File: flow/run.sh
#!/bin/bash
# the make line also repeats each setting of config.mk as NAME=value (left out here)
make -C /OpenROAD-flow-scripts/flow DESIGN_CONFIG=/design/flow/config.mk WORK_HOME=/design/flow/orfs CLKGATE_MAP_FILE= finish
File: flow/config.mk
export PLATFORM = sky130hd
export DESIGN_NAME = Microprocessor
export DESIGN_NICKNAME = Microprocessor
export VERILOG_FILES = /design/flow/design.v
export SDC_FILE = /design/flow/constraint.sdc
export NUM_CORES = 4
export LEC_CHECK = 0
export ABC_AREA = 1
export CAP_MARGIN = 20
export CORE_MARGIN = 2
export CORE_UTILIZATION = 72
export CTS_CLUSTER_SIZE = 15
export PLACE_DENSITY = 0.66
export SETUP_SLACK_MARGIN = -0.17
export SLEW_MARGIN = 5
File: flow/constraint.sdc
create_clock -name core_clock -period 5.5 [get_ports {oscillator}]
set_input_delay 1.1000 -clock core_clock [delete_from_list [all_inputs] [get_ports {oscillator}]]
set_output_delay 1.1000 -clock core_clock [all_outputs]
set_load 0.01 [all_outputs]
File: flow/design.v
`timescale 1ns / 1ps
module ALU(
    input [7:0] A,
    input [7:0] B,
    output [7:0] Y
    );    
    assign Y = A + B;
endmodule
`timescale 1ns / 1ps
module ControlUnit(
    input [1:0] op,
    output reg ALUControl,
    output reg RegWrite,
    output reg MemRead,
    output reg MemWrite,
    output reg Branch
    );
    always @(op) begin
        case (op)
            2'b00: begin  
                ALUControl <= 1;
                RegWrite <= 1;
                MemRead <= 0;
                MemWrite <= 0;
                Branch <= 0;
            end
            2'b01: begin  
                ALUControl <= 0;
                RegWrite <= 1;
                MemRead <= 1;
                MemWrite <= 0;
                Branch <= 0;
            end
            2'b10: begin  
                ALUControl <= 0;
                RegWrite <= 0;
                MemRead <= 0;
                MemWrite <= 1;
                Branch <= 0;
            end
            2'b11: begin  
                ALUControl <= 0;
                RegWrite <= 0;
                MemRead <= 0;
                MemWrite <= 0;
                Branch <= 1;
            end
        endcase
    end
endmodule
`timescale 1ns / 1ps
module DataMemory(
	 input reset, 
    input clk,
    input [7:0] address,
    input [7:0] writeData,
    input MemWrite,
    input MemRead,
    output [7:0] readData
    );
    wire [7:0] memory [31:0];
    wire [4:0] index = address[4:0];
    genvar g;
    generate
        for (g = 0; g < 32; g = g + 1) begin : word
            reg [7:0] q;
            always @(posedge clk or posedge reset) begin
                if (reset)
                    q <= (g < 16) ? g : (8'd0 - (g - 16));
                else if (MemWrite && index == g)
                    q <= writeData;
            end
            assign memory[g] = q;
        end
    endgenerate
    assign readData = (MemRead) ? memory[index] : writeData;
endmodule
`timescale 1ns / 1ps
module Hex_to_7seg(
    input [3:0] hex,
    output reg [6:0] seg
    );
    always @ (hex) begin
        case (hex)
            4'd0: seg = 7'b0111111;  
            4'd1: seg = 7'b0000110;  
            4'd2: seg = 7'b1011011;  
            4'd3: seg = 7'b1001111;  
            4'd4: seg = 7'b1100110;  
            4'd5: seg = 7'b1101101;  
            4'd6: seg = 7'b1111101;  
            4'd7: seg = 7'b0000111;  
            4'd8: seg = 7'b1111111;  
            4'd9: seg = 7'b1101111;  
            4'd10: seg = 7'b1110111;  
            4'd11: seg = 7'b1111100;  
            4'd12: seg = 7'b0111001;  
            4'd13: seg = 7'b1011110;  
            4'd14: seg = 7'b1111001;  
            4'd15: seg = 7'b1110001;  
            default: seg = 7'b0000000;  
        endcase
    end
endmodule
`timescale 1ns / 1ps
module ProgramCounter(
    input clk,
    input reset,
    input [7:0] nextPC,
    output reg [7:0] PC
    );
    always @(posedge clk or posedge reset) begin
        if (reset)
            PC <= 8'b0;
        else
            PC <= nextPC;
    end
endmodule
`timescale 1ns / 1ps
module RegisterFile(
	 input reset,
    input [1:0] rs, rt, rd,
    input [7:0] writeData,
    input RegWrite,
    input clk,
    output [7:0] rsData, rtData
    );
    reg [7:0] registers [3:0];
always @(posedge clk or posedge reset) begin
    if (reset) begin
        registers[0] <= 8'b00000000;
        registers[1] <= 8'b00000000;
        registers[2] <= 8'b00000000;
        registers[3] <= 8'b00000000;
    end else if (RegWrite) begin
        registers[rd] <= writeData;
    end
end
    assign rsData = registers[rs];
    assign rtData = registers[rt];
endmodule
`timescale 1ns / 1ps
module Microprocessor(
    input oscillator,
    input reset,
    input [7:0] instruction,
    output [6:0] seg1,
    output [6:0] seg2,
    output [6:0] seg3,
    output [6:0] seg4,
    output [7:0] PC
);
    wire clk;
    wire [7:0] nextPC;
    wire [1:0] rs, rt, rd, RegisterDestination, operation;
    wire [7:0] rsData, rtData, writeData, ALUResult, MemoryResult, MemoryAddress;
    wire RegWrite, MemRead, MemWrite, Branch;
    assign clk = oscillator;
    assign rs = instruction[5:4];
    assign rt = instruction[3:2];
    assign rd = instruction[1:0];
    assign operation = instruction[7:6];
    ControlUnit cu(
        .op(instruction[7:6]),
        .ALUControl(ALUControl),
        .RegWrite(RegWrite),
        .MemRead(MemRead),
        .MemWrite(MemWrite),
        .Branch(Branch)
    );
	 assign writeData = (operation==2'b00) ? ALUResult 
	 			: (operation == 2'b11) ? {6'b000000, rd}
	 			: MemoryResult;
	 assign RegisterDestination = ALUControl ? rd : rt;
    RegisterFile rf(
        .reset(reset),
        .rs(rs),
        .rt(rt),
        .rd(RegisterDestination),
        .writeData(writeData),
        .RegWrite(RegWrite),
        .clk(clk),
        .rsData(rsData),
        .rtData(rtData)
    );
    ALU alu(
        .A(rsData),
        .B(rtData),
        .Y(ALUResult)
    );
	 assign MemoryAddress = (rd == 2'b00) ? rsData :
									(rd ==2'b01) ? rsData + 8'b00000001:
									(rd ==2'b10) ? rsData - 8'b00000010:
									(rd ==2'b11) ? rsData - 8'b00000001 :
									rsData;
    DataMemory dm(
        .reset(reset),
        .clk(clk),
        .address(MemoryAddress),
        .writeData(rtData),
        .MemWrite(MemWrite),
        .MemRead(MemRead),
        .readData(MemoryResult)
    );
    ProgramCounter pc(
        .clk(clk),
        .reset(reset),
        .nextPC(nextPC),
        .PC(PC)
    );
	 assign nextPC = (rd == 2'b00) ? PC + 1 :
                    (rd == 2'b01) ? (Branch ? PC + 2 : PC + 1) :
                    (rd == 2'b10) ? (Branch ? PC - 1 : PC + 1) :
                    (rd == 2'b11) ? (Branch ? PC : PC + 1) :
                    PC + 1;
    Hex_to_7seg display1(
        .hex(writeData[7:4]),
        .seg(seg1)
    );
    Hex_to_7seg display2(
        .hex(writeData[3:0]),
        .seg(seg2)
    );
	 Hex_to_7seg display3(
        .hex(PC[7:4]),
        .seg(seg3)
    );
    Hex_to_7seg display4(
        .hex(PC[3:0]),
        .seg(seg4)
    );
endmodule
==> impl_metrics.tcl, run 1 <==
# implementation run metrics
set metrics [dict create \
    outcome "stopped before the end" \
    lastStage "global routing" \
    error "[ERROR GRT-0232] Routing congestion too high. Check the congestion heatmap in the GUI." \
    dieWidth_um 154 \
    ys_top_cells_by_count "nand2_1, o21ai_0, nor2_1, dfrtp_1, inv_1" \
    ys_types 51 \
    async_reset_ff_share_pct 100 \
    fp_util_pct 73.9 \
    ys_sh_adder_pct 3.75 \
    ys_sh_aoi_pct 14.2 \
    synth-main-ff-cell "dfrtp_1" \
    track_usage_pct 79.5 \
    yosysCellCount 2156 \
    edf_count 0 \
    die_h_um 154 \
    yosys.area_share.simple_pct 29.0 \
    yosys-stat-area_sq_mm 0.0162 \
    top_cell_area_share_pct 26.5 \
    syn_inst 2156 \
    muxShareOfSynthArea_pct 0 \
    syn_area_sq_mm 0.0162 \
    cts_root_buf "clkbuf_16" \
    synth_seq_share_pct 46.6 \
    port_buffers 45 \
    cts_made_buffers 30 \
    htree_num_levels 1 \
    gp_congestion 0.999 \
    synthMostInstantiatedCell "nand2_1" \
    fp.coreArea_sq_mm 0.0220 \
    post-dp-hpwl_um 34200 \
    synthTopCellsByArea "dfrtp_1, dfstp_2, nand2_1" \
    dieArea_sq_mm 0.0238 \
    rows 54 \
    ys.flops 296 \
    avgSynthCellArea_sq_um 7.53 \
    top_logic_kind "simple AND/OR/NAND/NOR gates" \
    xor_area_share_pct 0.540 \
    fp_nets 2214 \
    ctsHoldBuffers 0 \
    ios 46 \
    ys_warn_count 7 \
    dp_slack_ns -1.54 \
    grt_remaining_overflow 116 \
    top_area_cell "dfrtp_1" \
    clock_path_buffers 3 \
    cts_sinks 296 \
]
## timing repair
action / 4_1_cts
setup buffers: 63
resized: 281
pin swaps: 107
hold endpoints to repair: 0
setup endpoints to repair: 14
gates cloned: 3
## layer usage
metal,GRT overflow,GRT usage (%)
met5,0,21.7
met4,60,85.4
met3,0,61.8
met2,56,95.9
met1,0,79.5
## through the flow
step | instance area [sq um] | std cells
floorplan | 16200 | 2156
global placement | 18200 | 2594
CTS | 20400 | 2694
detailed placement | 18200 | 2594
==> run 2: changes to the inputs <==
Settings changed: ABC_AREA 1 to default, CAP_MARGIN 20 to 5, CORE_ASPECT_RATIO from default to 1.23, CORE_UTILIZATION 72 to 23, CTS_CLUSTER_DIAMETER from default to 188, CTS_CLUSTER_SIZE 15 to default, GPL_ROUTABILITY_DRIVEN from default to 1, HOLD_SLACK_MARGIN from default to 0.28, MAX_ROUTING_LAYER from default to met4, MIN_ROUTING_LAYER from default to met2, PLACE_DENSITY 0.66 to default, PLACE_DENSITY_LB_ADDON from default to 0.15, SETUP_SLACK_MARGIN -0.17 to 1.59, TNS_END_PERCENT from default to 40.
Clock period 5.5 ns to 7.48 ns, I/O delays scaled along.
==> impl_metrics.tcl, run 2 <==
# metrics dict for downstream scripts
set metrics [dict create \
    outcome "complete, but fails checks" \
    so.violations "DRC, setup timing" \
    post-dp-hpwl_um 58300 \
    max_cap_viol_count 0 \
    slowest_delay_ns 0.56 \
    dieArea_sq_mm 0.0745 \
    min_to "rf.registers[3][3]" \
    ir_drop_mv 0.174 \
    fin_nets 1945 \
    grt_pass1_wl_um 119000 \
    area_delta_synth_final_pct 40.7 \
    fin_setup_tns_ns -2.70 \
    p_int_w 0.00496 \
    r2r_cells 23 \
    fp_nets 1560 \
    placedCellCount 2716 \
    cts_tree "done" \
    cts_root_buf "clkbuf_16" \
    critPathLaunchType "input pin" \
    r2r_setup_slack_ns 2.41 \
    clock_path_buffers 3 \
    pg_clk_w 0.00187 \
    track_usage_pct 35.9 \
    fp_util_pct 23.2 \
    fp.coreArea_sq_mm 0.0717 \
    cts_made_buffers 37 \
    fillers 7353 \
    synth_seq_share_pct 45.5 \
    ctsHoldBuffers 0 \
    yosysCellCount 1502 \
    syn_area_sq_mm 0.0166 \
    switchingPower_w 0.00355 \
    timing.rr.end "rf.registers[0][7]" \
    dieWidth_um 246 \
    worst_pin_slew_ns 0.994 \
    post_dp_cell_area_sq_mm 0.0205 \
    antenna_found_initial 0 \
    end_kind "output port" \
    ys_sh_adder_pct 3.66 \
    gp_congestion 1.01 \
    routed_wl_um 84500 \
    ys_top_cells_by_count "mux2_2, dfrtp_1, nand2_1, dfstp_2, o21ai_0" \
    htree_num_levels 2 \
    grt_pass1_vias 22562 \
    fin_ws_ns -0.311 \
    drc 3 \
    required_ns 5.98 \
    grt_remaining_overflow 0 \
    hold_violations 0 \
    crit_fanout 6 \
    drt_iter0_drc 3189 \
    edf_count 0 \
    fin_cells 2861 \
    cts_sinks 296 \
    ant_nets 0 \
    top_logic_kind "multiplexers" \
    period_used_pct 104 \
    fmax_mhz 128 \
    wire_per_inst_um 29.5 \
    skew_ns 0.0337 \
    port_buffers 45 \
    power_w 0.00850 \
    maxPowerGroup "combinational logic" \
    xor_area_share_pct 0.843 \
    endpoint "seg1[2]" \
    crit_type "in -> out" \
    yosys.area_share.simple_pct 11.3 \
    seqPwrFrac_pct 28.1 \
    syn_inst 1502 \
    path_common_cell "buf_4" \
    r2r_start "rf.registers[3][1]" \
    final_area_sq_mm 0.0234 \
    ys.flops 296 \
    cp-startpoint "instruction[5]" \
    cp_slowest_cell "or4_4" \
    hold_class "reg -> reg" \
    powerComb_w 0.00425 \
    combPwrFrac_pct 50.0 \
    viasPerCell 7.00 \
    avgSynthCellArea_sq_um 11.1 \
    p_per_area_mw_per_mm2 364 \
    switching_share_pct 41.7 \
    slew_headroom_pct 33.8 \
    hold_start "rf.registers[3][3]" \
    hold-path-cell-count 2 \
    post-route-util_pct 32.6 \
    clkLatencyLatePin_ns 0.61 \
    rsz0062_at_grt "true" \
    die_h_um 302 \
    crit_buf_inv 12 \
    cp_num_cells 25 \
    setup_violations 13 \
    top_cell_area_share_pct 25.9 \
    yosys-stat-area_sq_mm 0.0166 \
    top_area_cell "dfrtp_1" \
    crit_arrival_ns 6.29 \
    synth-main-ff-cell "dfrtp_1" \
    ys_sh_aoi_pct 12.8 \
    final.min_clock_period_ns 7.79 \
    drv_slew 0 \
    muxShareOfSynthArea_pct 22.6 \
    seq_cell_power_w 0.00239 \
    firstDrtPassIters 52 \
    leakagePower_nw 10.0 \
    ios 46 \
    ys_types 89 \
    synthMostInstantiatedCell "mux2_2" \
    power_frac_clock_pct 22.0 \
    grt_max_degree 64 \
    via_count 20022 \
    async_reset_ff_share_pct 100 \
    ys_warn_count 7 \
    clk_pin_slew_worst_paths_ns 0.07 \
    rows 109 \
    cpLargestDelayFamily "buffers and inverters" \
    warning_count 60 \
    synthTopCellsByArea "dfrtp_1, dfstp_2, mux2_2" \
]
[run 2: cell type report]
class,instances,area (sq um),share of cell area (%)
Clock buffer,54,1020,4.36
Antenna cell,2,5.00,0.0214
Tap cell,943,1180,5.04
Multi-Input combinational cell,1073,9400,40.2
Sequential cell,296,7560,32.3
Timing Repair Buffer,445,3910,16.7
Inverter,34,131,0.562
Clock inverter,14,179,0.765
[run 2: layer usage]
metal / share of wire (%) / global-route usage, %
met1: 0 / -
met2: 51 / 43.0
met3: 40 / 43.6
met4: 9.3 / 8.23
met5: 0 / -
[run 2: repair_timing]
action                     CTS  global route
cloned                       1             1
pin swaps                   45            29
setup endpoints to repair   48            14
setup buffers               56            17
resized                    245            78
[run 2: metrics by stage]
| stage | hold slack, ns | setup slack (ns) |
|---|---|---|
| floorplan | 0.461 | -0.154 |
| global placement | 0.474 | -2.16 |
| detailed placement | 0.487 | -2.02 |
| CTS | 0.501 | -0.232 |
| global route | 0.511 | -0.403 |
| finish | 0.499 | -0.311 |
==> run 3: changes to the inputs <==
Settings changed: ABC_AREA from default to 1, CAP_MARGIN 5 to 15, CORE_ASPECT_RATIO 1.23 to 1.28, CORE_UTILIZATION 23 to 58, CTS_CLUSTER_DIAMETER 188 to 238, GPL_ROUTABILITY_DRIVEN 1 to 0, HOLD_SLACK_MARGIN 0.28 to default, MAX_ROUTING_LAYER met4 to default, MIN_ROUTING_LAYER met2 to met1, PLACE_DENSITY from default to 0.53, PLACE_DENSITY_LB_ADDON 0.15 to default, SETUP_SLACK_MARGIN 1.59 to default.
Clock period 7.48 ns to 5.56 ns, I/O delays scaled along.
==> impl_metrics.tcl, run 3 <==
# metrics dict for downstream scripts
set metrics [dict create \
    top_cell_area_share_pct 26.5 \
    track_usage_pct 35.4 \
    fin_ws_ns -0.325 \
    critPathLaunchType "input pin" \
    post_dp_cell_area_sq_mm 0.0184 \
    hold_start "dm.word[12].q[4]" \
    seq_cell_power_w 0.00371 \
    synthTopCellsByArea "dfrtp_1, dfstp_2, nand2_1" \
    cp_slowest_cell "a21oi_4" \
    power_frac_clock_pct 21.3 \
    slowest_delay_ns 0.26 \
    end_kind "output port" \
    syn_area_sq_mm 0.0162 \
    min_to "dm.word[12].q[4]" \
    hold-path-cell-count 2 \
    skew_ns 0.0175 \
    setup_violations 14 \
    ys.flops 296 \
    antenna_found_initial 0 \
    ys_top_cells_by_count "nand2_1, o21ai_0, nor2_1, dfrtp_1, inv_1" \
    fin_cells 2796 \
    crit_type "in -> out" \
    r2r_start "rf.registers[3][0]" \
    ant_nets 0 \
    cts_sinks 296 \
    cts_root_buf "clkbuf_16" \
    fin_setup_tns_ns -3.62 \
    xor_area_share_pct 0.540 \
    timing.rr.end "rf.registers[0][3]" \
    powerComb_w 0.00399 \
    port_buffers 45 \
    top_area_cell "dfrtp_1" \
    grt_pass1_vias 16026 \
    seqPwrFrac_pct 37.9 \
    cts_tree "done" \
    ys_types 51 \
    fp_nets 2214 \
    syn_inst 2156 \
    worst_pin_slew_ns 1.06 \
    r2r_cells 29 \
    dieWidth_um 152 \
    via_count 16054 \
    clk_pin_slew_worst_paths_ns 0.06 \
    yosys.area_share.simple_pct 29.0 \
    synth_seq_share_pct 46.6 \
    clkLatencyLatePin_ns 0.59 \
    combPwrFrac_pct 40.8 \
    edf_count 0 \
    clock_path_buffers 3 \
    final_area_sq_mm 0.0211 \
    drt_iter0_drc 1452 \
    ys_sh_adder_pct 3.75 \
    switchingPower_w 0.00372 \
    ys_warn_count 7 \
    die_h_um 193 \
    async_reset_ff_share_pct 100 \
    hold_violations 0 \
    post-dp-hpwl_um 34800 \
    slew_headroom_pct 29.3 \
    ctsHoldBuffers 0 \
    drv_slew 0 \
    cp_num_cells 29 \
    rows 69 \
    cts_made_buffers 30 \
    endpoint "seg2[2]" \
    maxPowerGroup "combinational logic" \
    dieArea_sq_mm 0.0293 \
    ys_sh_aoi_pct 14.2 \
    htree_num_levels 1 \
    viasPerCell 5.74 \
    placedCellCount 2682 \
    fmax_mhz 170 \
    yosysCellCount 2156 \
    so.violations "setup timing" \
    rsz0062_at_grt "true" \
    yosys-stat-area_sq_mm 0.0162 \
    ios 46 \
    grt_max_degree 170 \
    synthMostInstantiatedCell "nand2_1" \
    firstDrtPassIters 7 \
    area_delta_synth_final_pct 29.9 \
    routed_wl_um 53300 \
    cp-startpoint "instruction[5]" \
    final.min_clock_period_ns 5.89 \
    crit_arrival_ns 4.77 \
    cpLargestDelayFamily "simple AND/OR/NAND/NOR gates" \
    drc 0 \
    leakagePower_nw 9.94 \
    n_antenna_cell 0 \
    crit_buf_inv 8 \
    r2r_setup_slack_ns 1.61 \
    grt_pass1_wl_um 83800 \
    required_ns 4.45 \
    pg_clk_w 0.00209 \
    fin_nets 2475 \
    fp.coreArea_sq_mm 0.0276 \
    ir_drop_mv 0.291 \
    outcome "complete, but fails checks" \
    synth-main-ff-cell "dfrtp_1" \
    fp_util_pct 58.7 \
    muxShareOfSynthArea_pct 0 \
    switching_share_pct 38.0 \
    p_int_w 0.00607 \
    p_per_area_mw_per_mm2 464 \
    top_logic_kind "simple AND/OR/NAND/NOR gates" \
    avgSynthCellArea_sq_um 7.53 \
    path_common_cell "nand2_2" \
    period_used_pct 106 \
    warning_count 66 \
    wire_per_inst_um 19.1 \
    max_cap_viol_count 0 \
    crit_fanout 7 \
    grt_remaining_overflow 0 \
    hold_class "reg -> reg" \
]
==> run 3: final cells by class <==
| class | instances | area (sq um) |
|---|---|---|
| Clock buffer | 46 | 851 |
| Clock inverter | 10 | 159 |
| Fill cell | 2072 | 6550 |
| Inverter | 142 | 554 |
| Multi-Input combinational cell | 1629 | 8700 |
| Sequential cell | 296 | 7560 |
| Tap cell | 355 | 444 |
| Timing Repair Buffer | 318 | 2810 |
==> run 3: timing repair <==
item,in CTS,in global routing
setup endpoints to repair,14,14
gates cloned,2,2
pin swaps,111,70
gates resized,316,65
setup buffers,48,9
endpoints found under the hold margin,0,0
==> run 3: per-stage QoR <==
stage	utilization [%]	hold WS [ns]	setup slack, ns	power [W]
CTS	75.0	0.489	-0.108	0.00954
global route	76.3	0.500	-0.458	0.0103
detailed placement	66.8	0.474	-1.51	0.00701
finish	76.3	0.487	-0.325	0.00979
global placement	66.8	0.466	-1.38	0.00690
floorplan	-	0.453	-0.0443	0.00555
==> run 3: metal layers <==
| layer | global-route usage, % | share of wire (%) | vias up |
|---|---|---|---|
| met1 | 45.5 | 39 | 7626 |
| li1 | - | - | 7494 |
| met5 | 0 | 0 | - |
| met2 | 57.9 | 47 | 722 |
| met3 | 6.70 | 8.3 | 212 |
| met4 | 16.7 | 5.3 | 0 |
==> run 4: changes to the inputs <==
Settings changed: CAP_MARGIN 15 to 20, CORE_ASPECT_RATIO 1.28 to default, CORE_UTILIZATION 58 to 70, CTS_CLUSTER_DIAMETER 238 to 234, CTS_CLUSTER_SIZE from default to 15, GPL_ROUTABILITY_DRIVEN 0 to default, MIN_ROUTING_LAYER met1 to default, PLACE_DENSITY 0.53 to 0.74, SETUP_SLACK_MARGIN from default to -0.17, TNS_END_PERCENT 40 to default.
Clock period 5.56 ns to 5.5 ns, I/O delays scaled along.
==> impl_metrics.tcl, run 4 <==
# metrics dict for downstream scripts
set metrics [dict create \
    outcome "complete, but fails checks" \
    so.violations "setup timing" \
    rows 55 \
    routed_wl_um 61300 \
    clock_path_buffers 3 \
    fmax_mhz 164 \
    r2r_cells 26 \
    switching_share_pct 41.3 \
    hold_violations 0 \
    critPathLaunchType "input pin" \
    p_int_w 0.00573 \
    cts_made_buffers 23 \
    clkLatencyLatePin_ns 0.56 \
    final.min_clock_period_ns 6.11 \
    die_h_um 156 \
    endpoint "seg2[5]" \
    drt_iter0_drc 2922 \
    top_logic_kind "simple AND/OR/NAND/NOR gates" \
    gp_congestion 1.01 \
    min_to "dm.word[14].q[5]" \
    clk_pin_slew_worst_paths_ns 0.07 \
    yosys.area_share.simple_pct 29.0 \
    leakagePower_nw 9.73 \
    power_w 0.00975 \
    fp_util_pct 71.5 \
    yosys-stat-area_sq_mm 0.0162 \
    ys.flops 296 \
    ys_top_cells_by_count "nand2_1, o21ai_0, nor2_1, dfrtp_1, inv_1" \
    grt_max_degree 188 \
    async_reset_ff_share_pct 100 \
    fp_nets 2214 \
    required_ns 4.40 \
    holdWs_ns 0.486 \
    combPwrFrac_pct 44.2 \
    hold-path-cell-count 2 \
    r2r_start "rf.registers[1][1]" \
    ir_drop_mv 0.369 \
    via_count 17964 \
    ys_types 51 \
    switchingPower_w 0.00402 \
    ys_warn_count 7 \
    ys_sh_adder_pct 3.75 \
    fillers 971 \
    synth_seq_share_pct 46.6 \
    cts_sinks 296 \
    rsz0062_at_grt "true" \
    ant_nets 0 \
    power_frac_clock_pct 16.8 \
    cp-startpoint "instruction[0]" \
    edf_count 0 \
    grt_remaining_overflow 0 \
    max_cap_viol_count 0 \
    fin_setup_tns_ns -7.32 \
    maxPowerGroup "combinational logic" \
    xor_area_share_pct 0.540 \
    ios 46 \
    syn_area_sq_mm 0.0162 \
    setup_violations 14 \
    skew_ns 0.0317 \
    post-route-util_pct 91.0 \
    dieArea_sq_mm 0.0244 \
    synthMostInstantiatedCell "nand2_1" \
    cpLargestDelayFamily "simple AND/OR/NAND/NOR gates" \
    cts_tree "done" \
    fp.coreArea_sq_mm 0.0227 \
    pg_clk_w 0.00164 \
    fin_ws_ns -0.611 \
    period_used_pct 111 \
    crit_buf_inv 10 \
    seqPwrFrac_pct 39.0 \
    end_kind "output port" \
    warning_count 67 \
    cp_num_cells 32 \
    muxShareOfSynthArea_pct 0 \
    path_common_cell "nand2_1" \
    r2r_setup_slack_ns 1.40 \
    synthTopCellsByArea "dfrtp_1, dfstp_2, nand2_1" \
    worst_pin_slew_ns 1.11 \
    slowest_delay_ns 0.33 \
    drv_slew 0 \
    fin_nets 2458 \
    post-dp-hpwl_um 34300 \
    crit_fanout 7 \
    firstDrtPassIters 8 \
    top_cell_area_share_pct 26.5 \
    dp_slack_ns -1.45 \
    cp_slowest_cell "dlygate4sd2_1" \
    crit_type "in -> out" \
    track_usage_pct 44.2 \
    timing.rr.end "rf.registers[3][1]" \
    area_delta_synth_final_pct 27.3 \
    hold_class "reg -> reg" \
    port_buffers 45 \
    antenna_found_initial 1 \
    seq_cell_power_w 0.00380 \
    wire_per_inst_um 22.7 \
    syn_inst 2156 \
    drc 0 \
    grt_pass1_vias 16362 \
    powerComb_w 0.00431 \
    dieWidth_um 156 \
    htree_num_levels 1 \
    grt_pass1_wl_um 84700 \
    yosysCellCount 2156 \
    p_per_area_mw_per_mm2 472 \
    hold_start "dm.word[14].q[5]" \
    cts_root_buf "clkbuf_16" \
    crit_arrival_ns 5.01 \
    ys_sh_aoi_pct 14.2 \
    synth-main-ff-cell "dfrtp_1" \
    avgSynthCellArea_sq_um 7.53 \
    top_area_cell "dfrtp_1" \
    viasPerCell 6.65 \
    slew_headroom_pct 25.7 \
]
## run 4: layer usage
metal  share of wire, %  wire [um]  vias up  GRT usage (%)
li1                   -          -     7465              -
met1                 34      21000     8311           58.0
met2                 44      26700     1644           69.8
met3                 14       8470      542           9.50
met4                8.3       5090        2           22.5
met5              0.021         13        -          0.207
## run 4: layout make-up
class / count / area, sq um / area share (%)
clock buffers: 41 / 664 / 3.22
clock inverters: 1 / 8.76 / 0.0424
well taps: 285 / 357 / 1.73
multi-input cells: 1629 / 8830 / 42.8
diodes: 1 / 2.50 / 0.0121
repair buffers: 308 / 2680 / 13.0
flip-flops and latches: 296 / 7560 / 36.6
inverters: 142 / 554 / 2.68
## run 4: per-stage QoR
| step | cells | instance area, sq um |
|---|---|---|
| final | 2703 | 20700 |
| after global routing | 2702 | 20700 |
| after CTS | 2681 | 19900 |
| after detailed placement | 2601 | 18300 |
| after global placement | 2601 | 18300 |
| after floorplan | 2156 | 16200 |
## run 4: what timing repair did
action,CTS,global route
gates resized,263,133
pin swaps,84,118
cloned,1,0
hold buffers,0,0
buffers inserted,50,22
endpoints found under the setup margin,14,14
==> run 5: changes to the inputs <==
Settings changed: ABC_AREA 1 to default, CAP_MARGIN 20 to 15, CORE_ASPECT_RATIO from default to 0.68, CTS_CLUSTER_DIAMETER 234 to 238, CTS_CLUSTER_SIZE 15 to default, GPL_ROUTABILITY_DRIVEN from default to 1, MIN_ROUTING_LAYER from default to met1, PLACE_DENSITY 0.74 to default, PLACE_DENSITY_LB_ADDON from default to 0.01, SETUP_SLACK_MARGIN -0.17 to 3.13, TNS_END_PERCENT from default to 5.
Clock period 5.5 ns to 11.0 ns, I/O delays scaled along.
==> impl_metrics.tcl, run 5 <==
# metrics dict for downstream scripts
set metrics [dict create \
    wire_per_inst_um 33.9 \
    leakagePower_nw 8.77 \
    ys_warn_count 7 \
    antenna_found_initial 4 \
    required_ns 8.80 \
    cts_sinks 296 \
    cts_made_buffers 28 \
    rows 46 \
    pg_clk_w 0.000975 \
    ys_sh_adder_pct 3.66 \
    endpoint "seg1[4]" \
    switchingPower_w 0.00216 \
    min_to "dm.word[2].q[0]" \
    grt_pass1_vias 14821 \
    clkLatencyLatePin_ns 0.57 \
    fin_setup_tns_ns 0 \
    cts_tree "done" \
    yosys-stat-area_sq_mm 0.0166 \
    die_h_um 131 \
    grt_max_degree 180 \
    cp_cell_sequence "buf_12 > mux4_2 > inv_2 > ha_4 > or4bb_1 > o22ai_4 > o31a_1 > buf_4 > a211oi_4 > buf_4 > and4_1 > a2111oi_1 > o2111a_1 > nand4_1 > buf_4 > nand2_1 > buf_4 > mux2i_1 > a21oi_2 > clkdlybuf4s15_2" \
    cp_num_cells 20 \
    post_dp_cell_area_sq_mm 0.0178 \
    ys_types 89 \
    cpLargestDelayFamily "AND-OR/OR-AND gates" \
    so.violations "capacitance limit, slew limit" \
    viasPerCell 7.96 \
    period_used_pct 83.9 \
    ys.flops 296 \
    timing.rr.end "rf.registers[3][7]" \
    clk_pin_slew_worst_paths_ns 0.07 \
    rsz0062_at_grt "true" \
    cts_root_buf "clkbuf_16" \
    worst_pin_slew_ns 1.57 \
    ant_nets 0 \
    grt_remaining_overflow 0 \
    routed_wl_um 67900 \
    r2r_start "rf.registers[1][2]" \
    setup_violations 0 \
    power_frac_clock_pct 19.2 \
    ir_drop_mv 0.220 \
    combPwrFrac_pct 48.1 \
    dieWidth_um 191 \
    firstDrtPassIters 13 \
    switching_share_pct 42.7 \
    post-dp-hpwl_um 41100 \
    async_reset_ff_share_pct 100 \
    cp-startpoint "instruction[5]" \
    final.min_clock_period_ns 9.23 \
    crit_fanout 12 \
    synthTopCellsByArea "dfrtp_1, dfstp_2, mux2_2" \
    warning_count 62 \
    fmax_mhz 108 \
    maxPowerGroup "combinational logic" \
    via_count 15953 \
    outcome "complete, but fails checks" \
    p_int_w 0.00290 \
    ios 46 \
    top_area_cell "dfrtp_1" \
    synthMostInstantiatedCell "mux2_2" \
    hold_start "dm.word[2].q[0]" \
    top_cell_area_share_pct 25.9 \
    ys_top_cells_by_count "mux2_2, dfrtp_1, nand2_1, dfstp_2, o21ai_0" \
    syn_area_sq_mm 0.0166 \
    fillers 1072 \
    slew_headroom_pct -5.09 \
    fp_nets 1560 \
    htree_num_levels 1 \
    ctsHoldBuffers 0 \
    holdWs_ns 0.512 \
    xor_area_share_pct 0.843 \
    area_delta_synth_final_pct 22.4 \
    top_logic_kind "multiplexers" \
    crit_arrival_ns 7.03 \
    muxShareOfSynthArea_pct 22.6 \
    hold_violations 0 \
    synth-main-ff-cell "dfrtp_1" \
    fin_ws_ns 1.77 \
    yosys.area_share.simple_pct 11.3 \
    ys_sh_aoi_pct 12.8 \
    dp_slack_ns 0.115 \
    path_common_cell "buf_4" \
    final_area_sq_mm 0.0203 \
    p_per_area_mw_per_mm2 249 \
    yosysCellCount 1502 \
    grt_pass1_wl_um 95600 \
    post-route-util_pct 87.3 \
    synth_seq_share_pct 45.5 \
    end_kind "output port" \
    clock_path_buffers 3 \
    seq_cell_power_w 0.00166 \
    dieArea_sq_mm 0.0250 \
    r2r_cells 21 \
    fp.coreArea_sq_mm 0.0233 \
    syn_inst 1502 \
    track_usage_pct 52.5 \
    fin_nets 1727 \
    crit_type "in -> out" \
    max_cap_viol_count 1 \
    powerComb_w 0.00243 \
    edf_count 0 \
    port_buffers 45 \
    gp_congestion 1.14 \
    slowest_delay_ns 0.53 \
    hold_class "reg -> reg" \
    r2r_setup_slack_ns 5.99 \
    drt_iter0_drc 3377 \
    avgSynthCellArea_sq_um 11.1 \
    critPathLaunchType "input pin" \
    drv_slew 9 \
    crit_buf_inv 7 \
    fp_util_pct 71.3 \
    cp_slowest_cell "mux4_2" \
    seqPwrFrac_pct 32.7 \
    hold-path-cell-count 1 \
    drc 0 \
    skew_ns 0.00933 \
]
-- run 5: timing repair --
item,in CTS,in global routing
pin swaps,48,32
buffers inserted,85,13
gates cloned,2,0
setup endpoints to repair,14,14
resized,184,66
-- run 5: routing by layer --
layer | GRT usage, % | routed length, um
met5 | 3.46 | 218
met4 | 23.2 | 5060
met3 | 25.6 | 12400
met2 | 72.1 | 26600
met1 | 70.1 | 23700
-- run 5: through the flow --
| step | cells | total power, W |
|---|---|---|
| after floorplan | 1502 | 0.00266 |
| after global placement | 1847 | 0.00342 |
| after detailed placement | 1849 | 0.00349 |
| after CTS | 1988 | 0.00473 |
| after global routing | 2004 | 0.00514 |
| final | 2004 | 0.00506 |
-- run 5: cell type report --
cell class / instances / area, sq um / share of cell area [%]
timing repair buffer: 236 / 2070 / 10.2
clock buffer: 43 / 848 / 4.17
tap: 312 / 390 / 1.92
multi-input combinational: 1073 / 9290 / 45.6
inverter: 34 / 136 / 0.670
sequential: 296 / 7560 / 37.2
antenna: 1 / 2.50 / 0.0123
clock inverter: 9 / 51.3 / 0.252
==> run 6: changes to the inputs <==
Settings changed: ABC_AREA from default to 1, CORE_ASPECT_RATIO 0.68 to 0.92, CORE_UTILIZATION 70 to 67, PLACE_DENSITY from default to 0.61, PLACE_DENSITY_LB_ADDON 0.01 to default, SETUP_SLACK_MARGIN 3.13 to 1.24, TNS_END_PERCENT 5 to 100.
Clock period 11.0 ns to 5.43 ns, I/O delays scaled along.
==> impl_metrics.tcl, run 6 <==
# metrics dict for downstream scripts
set metrics [dict create \
    antenna_found_initial 2 \
    ys.flops 296 \
    final.min_clock_period_ns 6.20 \
    crit_type "in -> out" \
    ant_nets 0 \
    so.violations "setup timing" \
    cts_tree "done" \
    ys_sh_aoi_pct 14.2 \
    grt_max_degree 124 \
    ios 46 \
    yosys.area_share.simple_pct 29.0 \
    n_antenna_cell 0 \
    slowest_delay_ns 0.25 \
    dieWidth_um 166 \
    timing.rr.end "rf.registers[3][2]" \
    hold_violations 0 \
    r2r_start "rf.registers[1][1]" \
    use_met2_pct 67.0 \
    path_common_cell "nand2_2" \
    cts_root_buf "clkbuf_16" \
    max_cap_viol_count 0 \
    leakagePower_nw 10.2 \
    avgSynthCellArea_sq_um 7.53 \
    fp.coreArea_sq_mm 0.0238 \
    ys_types 51 \
    crit_fanout 9 \
    hold_start "dm.word[19].q[7]" \
    gr-usage-met3_pct 8.62 \
    crit_buf_inv 10 \
    syn_area_sq_mm 0.0162 \
    powerComb_w 0.00457 \
    ctsHoldBuffers 0 \
    htree_num_levels 1 \
    synthMostInstantiatedCell "nand2_1" \
    p_per_area_mw_per_mm2 489 \
    ys_warn_count 7 \
    fp_util_pct 68.2 \
    drt_iter0_drc 2817 \
    syn_inst 2156 \
    switchingPower_w 0.00420 \
    hold-path-cell-count 2 \
    area_delta_synth_final_pct 33.4 \
    placedCellCount 2616 \
    clk_pin_slew_worst_paths_ns 0.06 \
    grt_pass1_vias 16547 \
    cpLargestDelayFamily "simple AND/OR/NAND/NOR gates" \
    period_used_pct 114 \
    gp_congestion 0.963 \
    yosysCellCount 2156 \
    synth_seq_share_pct 46.6 \
    fin_cells 2764 \
    via_count 17868 \
    async_reset_ff_share_pct 100 \
    track_usage_pct 43.2 \
    cp_num_cells 30 \
    wire_per_inst_um 22.2 \
    synth-main-ff-cell "dfrtp_1" \
    endpoint "seg2[3]" \
    port_buffers 45 \
    fin_nets 2490 \
    cp_slowest_cell "a21oi_4" \
    firstDrtPassIters 13 \
    synthTopCellsByArea "dfrtp_1, dfstp_2, nand2_1" \
    ys_top_cells_by_count "nand2_1, o21ai_0, nor2_1, dfrtp_1, inv_1" \
    busiest_layer "met2" \
    cts_sinks 296 \
    required_ns 4.34 \
    min_to "dm.word[19].q[7]" \
    top_cell_area_share_pct 26.5 \
    top_area_cell "dfrtp_1" \
    r2r_cells 29 \
    viasPerCell 6.46 \
    dp_slack_ns -1.41 \
    post-dp-hpwl_um 33900 \
    xor_area_share_pct 0.540 \
    drv_slew 0 \
    switching_share_pct 39.7 \
    slew_headroom_pct 42.0 \
    rsz0062_at_grt "true" \
    fp_nets 2214 \
    skew_ns 0.0241 \
    cts_made_buffers 30 \
    fmax_mhz 161 \
    grt_pass1_wl_um 88400 \
    globalRouteMet1Util_pct 59.7 \
    worst_pin_slew_ns 0.869 \
    edf_count 0 \
    outcome "complete, but fails checks" \
    fin_ws_ns -0.770 \
    grt_remaining_overflow 0 \
    critPathLaunchType "input pin" \
    muxShareOfSynthArea_pct 0 \
    top_logic_kind "simple AND/OR/NAND/NOR gates" \
    setup_violations 14 \
    maxPowerGroup "combinational logic" \
    clock_path_buffers 3 \
    drc 0 \
    combPwrFrac_pct 43.2 \
    p_int_w 0.00638 \
    ir_drop_mv 0.501 \
    clkLatencyLatePin_ns 0.57 \
    die_h_um 153 \
    warning_count 64 \
    power_frac_clock_pct 20.4 \
    ys_sh_adder_pct 3.75 \
    crit_arrival_ns 5.11 \
    hold_class "reg -> reg" \
    seq_cell_power_w 0.00385 \
    yosys-stat-area_sq_mm 0.0162 \
    pg_clk_w 0.00216 \
    routed_wl_um 61300 \
    dieArea_sq_mm 0.0255 \
    r2r_setup_slack_ns 1.49 \
    end_kind "output port" \
    cp-startpoint "instruction[5]" \
    rows 54 \
    seqPwrFrac_pct 36.4 \
]
-- run 6: per-layer routing --
metal	routed length (um)	part of all wire [%]	vias up
li1	-	-	7551
met1	21800	36	8360
met2	27100	44	1547
met3	8250	13	408
met4	4080	6.7	2
met5	12	0.020	-
-- run 6: cell type report --
| class | count | area, sq um |
|---|---|---|
| clock inverters | 15 | 149 |
| inverters | 142 | 552 |
| well taps | 308 | 385 |
| flip-flops and latches | 296 | 7560 |
| multi-input cells | 1628 | 9060 |
| fillers | 992 | 2130 |
| clock buffers | 41 | 873 |
| repair buffers | 334 | 3070 |
-- run 6: timing repair --
item	CTS	global route
setup endpoints to repair	54	48
gates cloned	4	0
resized	311	149
pin swaps	141	73
setup buffers	61	27
-- run 6: per-stage QoR --
stage / setup TNS (ns) / hold WS (ns) / area (sq um) / power, W / util [%]
3_5_place_dp: -18.94 / 0.473 / 18400 / 0.00721 / 77.4
2_1_floorplan: 0 / 0.453 / 16500 / 0.00577 / -
6_report: -8.70 / 0.487 / 21700 / 0.0106 / 91.0
5_1_grt: -9.63 / 0.506 / 21700 / 0.0110 / 91.0
4_1_cts: -4.22 / 0.488 / 20900 / 0.00989 / 87.9
3_3_place_gp: -17.92 / 0.466 / 18400 / 0.00706 / 77.4
==> run 7: changes to the inputs <==
Settings changed: ABC_AREA 1 to default, CAP_MARGIN 15 to 5, CELL_PAD_IN_SITES_DETAIL_PLACEMENT from default to 1, CELL_PAD_IN_SITES_GLOBAL_PLACEMENT from default to 1, CORE_ASPECT_RATIO 0.92 to 1.23, CORE_UTILIZATION 67 to 23, CTS_CLUSTER_DIAMETER 238 to 234, GPL_TIMING_DRIVEN from default to 1, HOLD_SLACK_MARGIN from default to 0.28, MAX_ROUTING_LAYER from default to met4, MIN_ROUTING_LAYER met1 to met2, PLACE_DENSITY 0.61 to default, PLACE_DENSITY_LB_ADDON from default to 0.15, SETUP_SLACK_MARGIN 1.24 to 1.59, TNS_END_PERCENT 100 to 40.
Clock period 5.43 ns to 8.35 ns, I/O delays scaled along.
==> impl_metrics.tcl, run 7 <==
# metrics dict for downstream scripts
set metrics [dict create \
    outcome "timing/DRC/antenna clean" \
    r2r_start "rf.registers[1][2]" \
    top_layer "met4" \
    cpLargestDelayFamily "AND-OR/OR-AND gates" \
    synth-main-ff-cell "dfrtp_1" \
    skew_ns 0.0319 \
    warning_count 66 \
    routed-wl-met3_um 33400 \
    fin_cells 2832 \
    slowest_delay_ns 0.75 \
    post_dp_cell_area_sq_mm 0.0205 \
    grt_max_degree 169 \
    ys_warn_count 7 \
    cts_tree "done" \
    grt_pass1_wl_um 118000 \
    ios 46 \
    ys_sh_aoi_pct 12.8 \
    timing.rr.end "rf.registers[3][7]" \
    syn_area_sq_mm 0.0166 \
    hold_class "reg -> reg" \
    port_buffers 45 \
    ant_nets 0 \
    fin_nets 1915 \
    cts_made_buffers 38 \
    ctsHoldBuffers 0 \
    powerComb_w 0.00362 \
    fp_nets 1560 \
    final_area_sq_mm 0.0229 \
    post-route-util_pct 31.9 \
    min_to "dm.word[0].q[3]" \
    grt_remaining_overflow 0 \
    p_per_area_mw_per_mm2 329 \
    critPathLaunchType "input pin" \
    avgSynthCellArea_sq_um 11.1 \
    track_usage_pct 35.5 \
    max_cap_viol_count 0 \
    yosys-stat-area_sq_mm 0.0166 \
    final.min_clock_period_ns 8.14 \
    dieArea_sq_mm 0.0745 \
    crit_buf_inv 9 \
    worst_pin_slew_ns 1.27 \
    clock_path_buffers 3 \
    cp_cell_sequence "buf_6 > buf_8 > mux4_2 > inv_2 > ha_1 > or4b_4 > o22ai_4 > nor4_4 > nor2_2 > buf_4 > buf_6 > nand2_2 > a2111oi_0 > a21oi_1 > o211ai_1 > or4_4 > a221oi_4 > buf_6 > buf_4 > ha_2 > buf_4 > a31oi_1 > buf_2" \
    hold_start "dm.word[0].q[3]" \
    dieWidth_um 246 \
    switchingPower_w 0.00311 \
    cts_sinks 296 \
    seq_cell_power_w 0.00215 \
    area_delta_synth_final_pct 37.6 \
    rows 109 \
    clk_pin_slew_worst_paths_ns 0.05 \
    drv_slew 0 \
    fp_util_pct 23.2 \
    hold-path-cell-count 1 \
    rsz0062_at_grt "true" \
    route.met2.wl_um 43900 \
    fin_setup_tns_ns 0 \
    pg_clk_w 0.00176 \
    clkLatencyLatePin_ns 0.58 \
    async_reset_ff_share_pct 100 \
    slew_headroom_pct 14.9 \
    crit_type "in -> out" \
    top_area_cell "dfrtp_1" \
    fp.coreArea_sq_mm 0.0717 \
    r2r_setup_slack_ns 3.28 \
    htree_num_levels 2 \
    drc 0 \
    xor_area_share_pct 0.843 \
    gp_congestion 0.996 \
    placedCellCount 2712 \
    routed_wl_um 84300 \
    viasPerCell 6.99 \
    synthMostInstantiatedCell "mux2_2" \
    ir_drop_mv 0.151 \
    wire_per_inst_um 29.8 \
    ys.flops 296 \
    synthTopCellsByArea "dfrtp_1, dfstp_2, mux2_2" \
    muxShareOfSynthArea_pct 22.6 \
    leakagePower_nw 9.81 \
    drt_iter0_drc 3158 \
    top_logic_kind "multiplexers" \
    crit_fanout 11 \
    period_used_pct 97.5 \
    via_count 19784 \
    ys_top_cells_by_count "mux2_2, dfrtp_1, nand2_1, dfstp_2, o21ai_0" \
    ys_sh_adder_pct 3.66 \
    ys_types 89 \
    seqPwrFrac_pct 28.5 \
    wl_met1_um 0 \
    yosysCellCount 1502 \
    r2r_cells 21 \
    p_int_w 0.00443 \
    cp-startpoint "instruction[5]" \
    antenna_found_initial 0 \
    end_kind "output port" \
    power_frac_clock_pct 23.4 \
    die_h_um 302 \
    endpoint "seg1[2]" \
    syn_inst 1502 \
    crit_arrival_ns 6.47 \
    top_cell_area_share_pct 25.9 \
    synth_seq_share_pct 45.5 \
    setup_violations 0 \
    maxPowerGroup "combinational logic" \
    combPwrFrac_pct 48.1 \
    hold_violations 0 \
    cp_num_cells 23 \
    fmax_mhz 123 \
    cts_root_buf "clkbuf_16" \
    yosys.area_share.simple_pct 11.3 \
    required_ns 6.68 \
    switching_share_pct 41.2 \
    firstDrtPassIters 17 \
    cp_slowest_cell "a2111oi_0" \
    edf_count 0 \
    post-dp-hpwl_um 57900 \
    grt_pass1_vias 22831 \
]
## run 7: repair_timing
action	in CTS	in global routing
buffers inserted	27	20
setup endpoints to repair	14	14
resized	176	54
cloned	1	0
pin swaps	41	33
## run 7: routing by layer
metal	vias to the layer above	global-route usage (%)
met5	-	-
met4	0	8.26
met3	494	42.6
met2	6391	42.9
met1	6655	-
li1	6244	-
## run 7: per-stage QoR
step / power (W) / setup WS, ns / hold WS, ns
after floorplan: 0.00351 / 0.368 / 0.461
after global placement: 0.00530 / -1.02 / 0.476
after detailed placement: 0.00533 / -1.02 / 0.488
after CTS: 0.00729 / 0.327 / 0.499
after global routing: 0.00784 / 0.0762 / 0.524
final: 0.00754 / 0.207 / 0.497
## run 7: layout make-up
type                    count  area (sq um)
inverters                  34           131
fillers                  7917         48900
well taps                 943          1180
flip-flops and latches    296          7560
repair buffers            414          3520
diodes                      3          7.51
multi-input cells        1073          9200
clock inverters            13           169
clock buffers              56          1100
==> run 8: changes to the inputs <==
Settings changed: ABC_AREA from default to 1, CAP_MARGIN 5 to 20, CELL_PAD_IN_SITES_DETAIL_PLACEMENT 1 to default, CELL_PAD_IN_SITES_GLOBAL_PLACEMENT 1 to default, CORE_ASPECT_RATIO 1.23 to default, CORE_MARGIN 2 to 4, CORE_UTILIZATION 23 to 68, CTS_CLUSTER_DIAMETER 234 to default, GPL_ROUTABILITY_DRIVEN 1 to default, GPL_TIMING_DRIVEN 1 to default, HOLD_SLACK_MARGIN 0.28 to default, MAX_ROUTING_LAYER met4 to met5, MIN_ROUTING_LAYER met2 to default, PLACE_DENSITY from default to 0.37, PLACE_DENSITY_LB_ADDON 0.15 to default, SETUP_SLACK_MARGIN 1.59 to 1.6, SLEW_MARGIN 5 to 20, TNS_END_PERCENT 40 to default.
Clock period 8.35 ns to 10.1 ns, I/O delays scaled along.
==> impl_metrics.tcl, run 8 <==
# metrics dict for downstream scripts
set metrics [dict create \
    drv_slew 0 \
    synth-main-ff-cell "dfrtp_1" \
    top_logic_kind "simple AND/OR/NAND/NOR gates" \
    ys_warn_count 7 \
    ios 46 \
    post-route-util_pct 81.3 \
    r2r_setup_slack_ns 6.02 \
    fin_nets 2289 \
    ys_sh_aoi_pct 14.2 \
    combPwrFrac_pct 36.8 \
    critPathLaunchType "input pin" \
    synthMostInstantiatedCell "nand2_1" \
    r2r_start "rf.registers[1][1]" \
    dieWidth_um 162 \
    firstDrtPassIters 7 \
    muxShareOfSynthArea_pct 0 \
    async_reset_ff_share_pct 100 \
    cp-startpoint "instruction[1]" \
    yosys-stat-area_sq_mm 0.0162 \
    dieArea_sq_mm 0.0264 \
    fp_nets 2214 \
    seqPwrFrac_pct 39.7 \
    fin_setup_tns_ns 0 \
    die_h_um 162 \
    gp_congestion 0.975 \
    cp_num_cells 27 \
    antenna_found_initial 4 \
    routed_wl_um 49100 \
    rows 56 \
    avgSynthCellArea_sq_um 7.53 \
    min_to "dm.word[14].q[6]" \
    regArea_sq_mm 0.00756 \
    xor_area_share_pct 0.540 \
    power_frac_clock_pct 23.6 \
    skew_ns 0.0185 \
    final_area_sq_mm 0.0191 \
    fp.coreArea_sq_mm 0.0235 \
    post_dp_cell_area_sq_mm 0.0168 \
    clkLatencyLatePin_ns 0.57 \
    switchingPower_w 0.00192 \
    grt_max_degree 180 \
    ctsHoldBuffers 0 \
    ys_top_cells_by_count "nand2_1, o21ai_0, nor2_1, dfrtp_1, inv_1" \
    powerComb_w 0.00189 \
    path_common_cell "nand2_1" \
    synth_seq_share_pct 46.6 \
    switching_share_pct 37.4 \
    slew_headroom_pct 28.0 \
    crit_fanout 9 \
    cts_made_buffers 30 \
    ys.flops 296 \
    viasPerCell 6.05 \
    area_delta_synth_final_pct 17.5 \
    ys_types 51 \
    leakagePower_nw 8.97 \
    hold_violations 0 \
    slowest_delay_ns 0.53 \
    required_ns 8.08 \
    setup_violations 0 \
    pg_clk_w 0.00121 \
    cts_tree "done" \
    p_per_area_mw_per_mm2 269 \
    post-dp-hpwl_um 31300 \
    max_cap_viol_count 0 \
    crit_buf_inv 9 \
    r2r_cells 26 \
    ir_drop_mv 0.205 \
    syn_inst 2156 \
    fin_cells 2575 \
    warning_count 64 \
    syn_area_sq_mm 0.0162 \
    top_cell_area_share_pct 26.5 \
    yosys.area_share.simple_pct 29.0 \
    seq_cell_power_w 0.00204 \
    ys_sh_adder_pct 3.75 \
    timing.rr.end "rf.registers[2][6]" \
    clock_path_buffers 3 \
    placedCellCount 2449 \
    hold_class "reg -> reg" \
    outcome "timing/DRC/antenna clean" \
    via_count 15583 \
    crit_arrival_ns 6.50 \
    fp_util_pct 69.1 \
    final.min_clock_period_ns 8.52 \
    endpoint "seg1[4]" \
    port_buffers 45 \
    hold_start "dm.word[14].q[6]" \
    drt_iter0_drc 1945 \
    grt_pass1_vias 14410 \
    ant_nets 0 \
    yosysCellCount 2156 \
    drc 0 \
    comb_area_sq_mm 0.00824 \
    wire_per_inst_um 19.1 \
    end_kind "output port" \
    hold-path-cell-count 2 \
    grt_remaining_overflow 0 \
    cts_sinks 296 \
    worst_pin_slew_ns 1.07 \
    grt_pass1_wl_um 76400 \
    fmax_mhz 117 \
    edf_count 0 \
    cts_root_buf "clkbuf_16" \
    top_area_cell "dfrtp_1" \
    period_used_pct 84.4 \
    maxPowerGroup "registers" \
    crit_type "in -> out" \
    track_usage_pct 35.9 \
    clk_pin_slew_worst_paths_ns 0.06 \
    cp_slowest_cell "clkdlybuf4s50_1" \
    p_int_w 0.00322 \
    synthTopCellsByArea "dfrtp_1, dfstp_2, nand2_1" \
    cpLargestDelayFamily "buffers and inverters" \
    rsz0062_at_grt "true" \
    htree_num_levels 1 \
    fillers 1588 \
]
==> run 8: metrics by stage <==
stage               power [W]  setup slack, ns  hold WS (ns)
floorplan             0.00306             2.68         0.453
global placement      0.00357            0.675         0.466
detailed placement    0.00363            0.551         0.473
CTS                   0.00495             1.55         0.488
global route          0.00542             1.41         0.502
finish                0.00514             1.58         0.486
==> run 8: repair_timing <==
action / in CTS / in global routing
cloned: 1 / 2
setup endpoints to repair: 14 / 14
setup buffers: 32 / 34
resized: 63 / 89
pin swaps: 12 / 21
==> run 8: area by class of cell <==
| cell class | instances | share of cell area, % |
|---|---|---|
| diodes | 1 | 0.0131 |
| clock buffers | 49 | 5.00 |
| clock inverters | 7 | 0.715 |
| inverters | 142 | 2.88 |
| multi-input cells | 1630 | 43.2 |
| flip-flops and latches | 296 | 39.6 |
| well taps | 319 | 2.09 |
| repair buffers | 131 | 6.45 |
==> run 8: layer usage <==
metal	up-vias	share of wire, %	wire, um	global-route usage (%)
met5	-	0.090	44	0
met1	7329	40	19700	51.4
met4	6	3.8	1890	11.0
met2	923	45	22000	56.1
met3	193	11	5520	7.11
li1	7132	-	-	-
==> run 9: changes to the inputs <==
Settings changed: CORE_MARGIN 4 to 2, CORE_UTILIZATION 68 to 72, CTS_CLUSTER_SIZE from default to 100, MAX_ROUTING_LAYER met5 to default, PLACE_DENSITY 0.37 to 0.38, SETUP_SLACK_MARGIN 1.6 to default.
Clock period 10.1 ns to 6.95 ns, I/O delays scaled along.
==> impl_metrics.tcl, run 9 <==
# metrics dict for downstream scripts
set metrics [dict create \
    outcome "timing/DRC/antenna clean" \
    clock_path_buffers 3 \
    async_reset_ff_share_pct 100 \
    fmax_mhz 147 \
    hold_violations 0 \
    hold_start "dm.word[3].q[5]" \
    routed_wl_um 53400 \
    post_dp_cell_area_sq_mm 0.0180 \
    synthTopCellsByArea "dfrtp_1, dfstp_2, nand2_1" \
    fin_nets 2390 \
    track_usage_pct 44.1 \
    timing.rr.end "rf.registers[2][6]" \
    cp-startpoint "instruction[5]" \
    die_h_um 154 \
    crit_fanout 5 \
    hold-path-cell-count 2 \
    p_per_area_mw_per_mm2 389 \
    slowest_delay_ns 0.33 \
    grt_max_degree 151 \
    via_count 16668 \
    grt_remaining_overflow 0 \
    ys.flops 296 \
    fp_nets 2214 \
    ctsHoldBuffers 0 \
    fp_util_pct 73.9 \
    yosysCellCount 2156 \
    combPwrFrac_pct 37.4 \
    fillers 1099 \
    ant_nets 0 \
    top_logic_kind "simple AND/OR/NAND/NOR gates" \
    cp_num_cells 31 \
    end_kind "output port" \
    n_antenna_cell 0 \
    p_int_w 0.00469 \
    muxShareOfSynthArea_pct 0 \
    clk_pin_slew_worst_paths_ns 0.06 \
    cts_sinks 296 \
    powerComb_w 0.00283 \
    slew_headroom_pct 27.4 \
    post-dp-hpwl_um 33700 \
    area_delta_synth_final_pct 20.0 \
    setup_violations 0 \
    placedCellCount 2560 \
    drc 0 \
    critPathLaunchType "input pin" \
    power_w 0.00758 \
    path_common_cell "nand2_1" \
    hold_class "reg -> reg" \
    fin_cells 2636 \
    crit_type "in -> out" \
    seq_cell_power_w 0.00299 \
    grt_pass1_wl_um 83100 \
    cts_root_buf "clkbuf_16" \
    final.min_clock_period_ns 6.82 \
    edf_count 0 \
    power_frac_clock_pct 23.2 \
    dieWidth_um 154 \
    max_cap_viol_count 0 \
    clkLatencyLatePin_ns 0.57 \
    ys_warn_count 7 \
    warning_count 64 \
    rows 54 \
    firstDrtPassIters 8 \
    switchingPower_w 0.00289 \
    period_used_pct 98.1 \
    ys_top_cells_by_count "nand2_1, o21ai_0, nor2_1, dfrtp_1, inv_1" \
    top_cell_area_share_pct 26.5 \
    ys_sh_adder_pct 3.75 \
    ys_types 51 \
    fp.coreArea_sq_mm 0.0220 \
    r2r_start "rf.registers[0][1]" \
    syn_inst 2156 \
    r2r_cells 24 \
    yosys.area_share.simple_pct 29.0 \
    crit_buf_inv 9 \
    worst_pin_slew_ns 1.09 \
    syn_area_sq_mm 0.0162 \
    cts_made_buffers 30 \
    avgSynthCellArea_sq_um 7.53 \
    viasPerCell 6.32 \
    final_area_sq_mm 0.0195 \
    drv_slew 0 \
    port_buffers 45 \
    drt_iter0_drc 2185 \
    synth-main-ff-cell "dfrtp_1" \
    skew_ns 0.0173 \
    gp_congestion 0.998 \
    dieArea_sq_mm 0.0238 \
    ios 46 \
    min_to "dm.word[3].q[5]" \
    cp_slowest_cell "or2_2" \
    maxPowerGroup "registers" \
    top_area_cell "dfrtp_1" \
    antenna_found_initial 0 \
    yosys-stat-area_sq_mm 0.0162 \
    endpoint "seg1[1]" \
    required_ns 5.56 \
    grt_pass1_vias 16129 \
    ir_drop_mv 0.292 \
    leakagePower_nw 9.39 \
    cpLargestDelayFamily "simple AND/OR/NAND/NOR gates" \
    ys_sh_aoi_pct 14.2 \
    htree_num_levels 1 \
    switching_share_pct 38.2 \
    r2r_setup_slack_ns 2.92 \
    synth_seq_share_pct 46.6 \
    synthMostInstantiatedCell "nand2_1" \
    xor_area_share_pct 0.540 \
    cts_tree "done" \
    wire_per_inst_um 20.3 \
    seqPwrFrac_pct 39.4 \
    pg_clk_w 0.00176 \
    crit_arrival_ns 5.43 \
]
run 9: final cells by class:
type	count	area [sq um]	area share, %
Multi-Input combinational cell	1628	7990	41.0
Tap cell	280	350	1.80
Inverter	142	539	2.77
Clock buffer	41	927	4.76
Clock inverter	15	160	0.823
Sequential cell	296	7560	38.8
Timing Repair Buffer	234	1940	9.97
run 9: per-layer routing:
layer,global-route usage (%),part of all wire (%),up-vias
li1,-,-,7327
met1,57.7,37,7834
met2,70.8,46,1205
met3,9.70,12,302
met4,20.3,5.7,0
met5,0,0,-
run 9: timing repair:
| item | in CTS | in global routing |
|---|---|---|
| endpoints found under the hold margin | 0 | 0 |
| gates resized | 49 | 64 |
| setup endpoints to repair | 14 | 14 |
| setup buffers | 4 | 16 |
| pin swaps | 7 | 19 |
run 9: stage by stage:
stage	hold WS (ns)	util (%)	setup WS, ns	TNS (ns)
after global placement	0.466	81.8	-0.525	-6.68
final	0.487	88.7	0.135	0
after floorplan	0.453	-	0.790	0
after detailed placement	0.473	81.8	-0.589	-7.40
after CTS	0.489	87.5	0.00343	0
after global routing	0.505	88.7	-0.0528	-0.0709
==> run 10: changes to the inputs <==
Settings changed: ABC_AREA 1 to default, CAP_MARGIN 20 to 15, CORE_ASPECT_RATIO from default to 0.68, CORE_UTILIZATION 72 to 16, CTS_CLUSTER_DIAMETER from default to 238, CTS_CLUSTER_SIZE 100 to default, GPL_ROUTABILITY_DRIVEN from default to 0, MIN_ROUTING_LAYER from default to met1, PLACE_DENSITY 0.38 to default, PLACE_DENSITY_LB_ADDON from default to 0.18, SETUP_SLACK_MARGIN from default to 1.59, SLEW_MARGIN 20 to 5, TNS_END_PERCENT from default to 40.
Clock period 6.95 ns to 7.48 ns, I/O delays scaled along.
==> impl_metrics.tcl, run 10 <==
# metrics dict for downstream scripts
set metrics [dict create \
    powerComb_w 0.00400 \
    period_used_pct 101 \
    clk_pin_slew_worst_paths_ns 0.06 \
    dieArea_sq_mm 0.107 \
    seqPwrFrac_pct 29.5 \
    xor_area_share_pct 0.843 \
    ys_sh_adder_pct 3.66 \
    cpLargestDelayFamily "AND-OR/OR-AND gates" \
    ir_drop_mv 0.145 \
    worst_pin_slew_ns 1.04 \
    grt_pass1_vias 14426 \
    cp-startpoint "instruction[5]" \
    drt_iter0_drc 1231 \
    htree_num_levels 2 \
    ys.flops 296 \
    drc 0 \
    fin_cells 3283 \
    firstDrtPassIters 6 \
    p_int_w 0.00480 \
    p_per_area_mw_per_mm2 349 \
    setup_violations 12 \
    end_kind "output port" \
    port_buffers 45 \
    top_logic_kind "multiplexers" \
    final.min_clock_period_ns 7.54 \
    comb_area_sq_mm 0.00919 \
    crit_buf_inv 10 \
    wire_per_inst_um 24.3 \
    post-dp-hpwl_um 59000 \
    cp_cell_sequence "buf_8 > buf_4 > mux4_2 > inv_2 > ha_4 > a21oi_2 > a311oi_2 > buf_4 > nand4_4 > a21oi_4 > buf_8 > nor3_2 > buf_4 > buf_4 > a22oi_1 > o32ai_1 > or3_1 > o31ai_4 > buf_12 > buf_8 > nor2_4 > a211oi_2 > a21oi_2 > buf_2" \
    routed_wl_um 79900 \
    drv_slew 0 \
    final_area_sq_mm 0.0234 \
    fin_nets 1926 \
    viasPerCell 4.43 \
    top_cell_area_share_pct 25.9 \
    cts_made_buffers 34 \
    min_to "rf.registers[0][3]" \
    ctsHoldBuffers 0 \
    avgSynthCellArea_sq_um 11.1 \
    rsz0062_at_grt "true" \
    ys_types 89 \
    track_usage_pct 14.7 \
    placedCellCount 3169 \
    slowest_delay_ns 0.53 \
    hold_start "rf.registers[0][3]" \
    slew_headroom_pct 30.4 \
    critPathLaunchType "input pin" \
    fp_nets 1560 \
    regArea_sq_mm 0.00756 \
    pg_clk_w 0.00175 \
    clock_path_buffers 3 \
    ys_sh_aoi_pct 12.8 \
    holdWs_ns 0.504 \
    crit_fanout 8 \
    endpoint "seg2[3]" \
    switchingPower_w 0.00335 \
    yosys-stat-area_sq_mm 0.0166 \
    yosysCellCount 1502 \
    synthMostInstantiatedCell "mux2_2" \
    crit_type "in -> out" \
    timing.rr.end "rf.registers[0][7]" \
    antenna_found_initial 5 \
    synth-main-ff-cell "dfrtp_1" \
    die_h_um 270 \
    async_reset_ff_share_pct 100 \
    max_cap_viol_count 0 \
    fp.coreArea_sq_mm 0.103 \
    top_area_cell "dfrtp_1" \
    outcome "complete, but fails checks" \
    combPwrFrac_pct 49.1 \
    r2r_setup_slack_ns 2.59 \
    seq_cell_power_w 0.00241 \
    ys_warn_count 7 \
    ios 46 \
    cts_sinks 296 \
    cts_root_buf "clkbuf_16" \
    grt_remaining_overflow 0 \
    hold_violations 0 \
    cp_slowest_cell "mux4_2" \
    skew_ns 0.0358 \
    fillers 11036 \
    leakagePower_nw 9.86 \
    fin_ws_ns -0.0551 \
    yosys.area_share.simple_pct 11.3 \
    hold_class "reg -> reg" \
    dieWidth_um 395 \
    warning_count 60 \
    path_common_cell "buf_4" \
    grt_max_degree 91 \
    r2r_cells 20 \
    syn_area_sq_mm 0.0166 \
    via_count 14543 \
    switching_share_pct 41.1 \
    fmax_mhz 133 \
    maxPowerGroup "combinational logic" \
    clkLatencyLatePin_ns 0.59 \
    hold-path-cell-count 2 \
    r2r_start "rf.registers[1][1]" \
    grt_pass1_wl_um 113000 \
    so.violations "setup timing" \
    cp_num_cells 24 \
    ys_top_cells_by_count "mux2_2, dfrtp_1, nand2_1, dfstp_2, o21ai_0" \
    post_dp_cell_area_sq_mm 0.0211 \
    rows 97 \
    syn_inst 1502 \
    edf_count 0 \
    ant_nets 0 \
    power_frac_clock_pct 21.4 \
    cts_tree "done" \
    fp_util_pct 16.1 \
    muxShareOfSynthArea_pct 22.6 \
    crit_arrival_ns 6.04 \
    synthTopCellsByArea "dfrtp_1, dfstp_2, mux2_2" \
    synth_seq_share_pct 45.5 \
    required_ns 5.98 \
    area_delta_synth_final_pct 40.7 \
    dp_slack_ns -1.51 \
]
## run 10: repair_timing
item                                    CTS  global route
gates resized                           193            66
buffers inserted                         34            13
pin swaps                                37            32
gates cloned                              0             2
endpoints found under the setup margin   38            14
## run 10: layer usage
metal	vias up	global-route usage [%]	part of all wire (%)	wire length, um
met5	-	0	0	0
met4	0	2.73	1.6	1280
met3	93	4.17	8.8	7040
met2	516	18.3	36	29100
met1	7591	24.0	53	42500
li1	6343	-	-	-
## run 10: cell type report
type,count,share of cell area (%)
flip-flops and latches,296,32.3
repair buffers,429,15.6
multi-input cells,1073,39.3
inverters,34,0.562
well taps,1386,7.41
clock inverters,16,0.722
diodes,3,0.0321
clock buffers,46,4.04
## run 10: metrics by stage
stage                     util (%)  total power, W  TNS, ns
after floorplan                  -         0.00391   -0.505
after global placement        20.5         0.00599   -20.45
after detailed placement      20.5         0.00597   -20.07
after CTS                     22.3         0.00802    -1.31
after global routing          22.7         0.00854    -2.37
final                         22.7         0.00815   -0.320
Power is estimated from default activity; no workload was simulated.
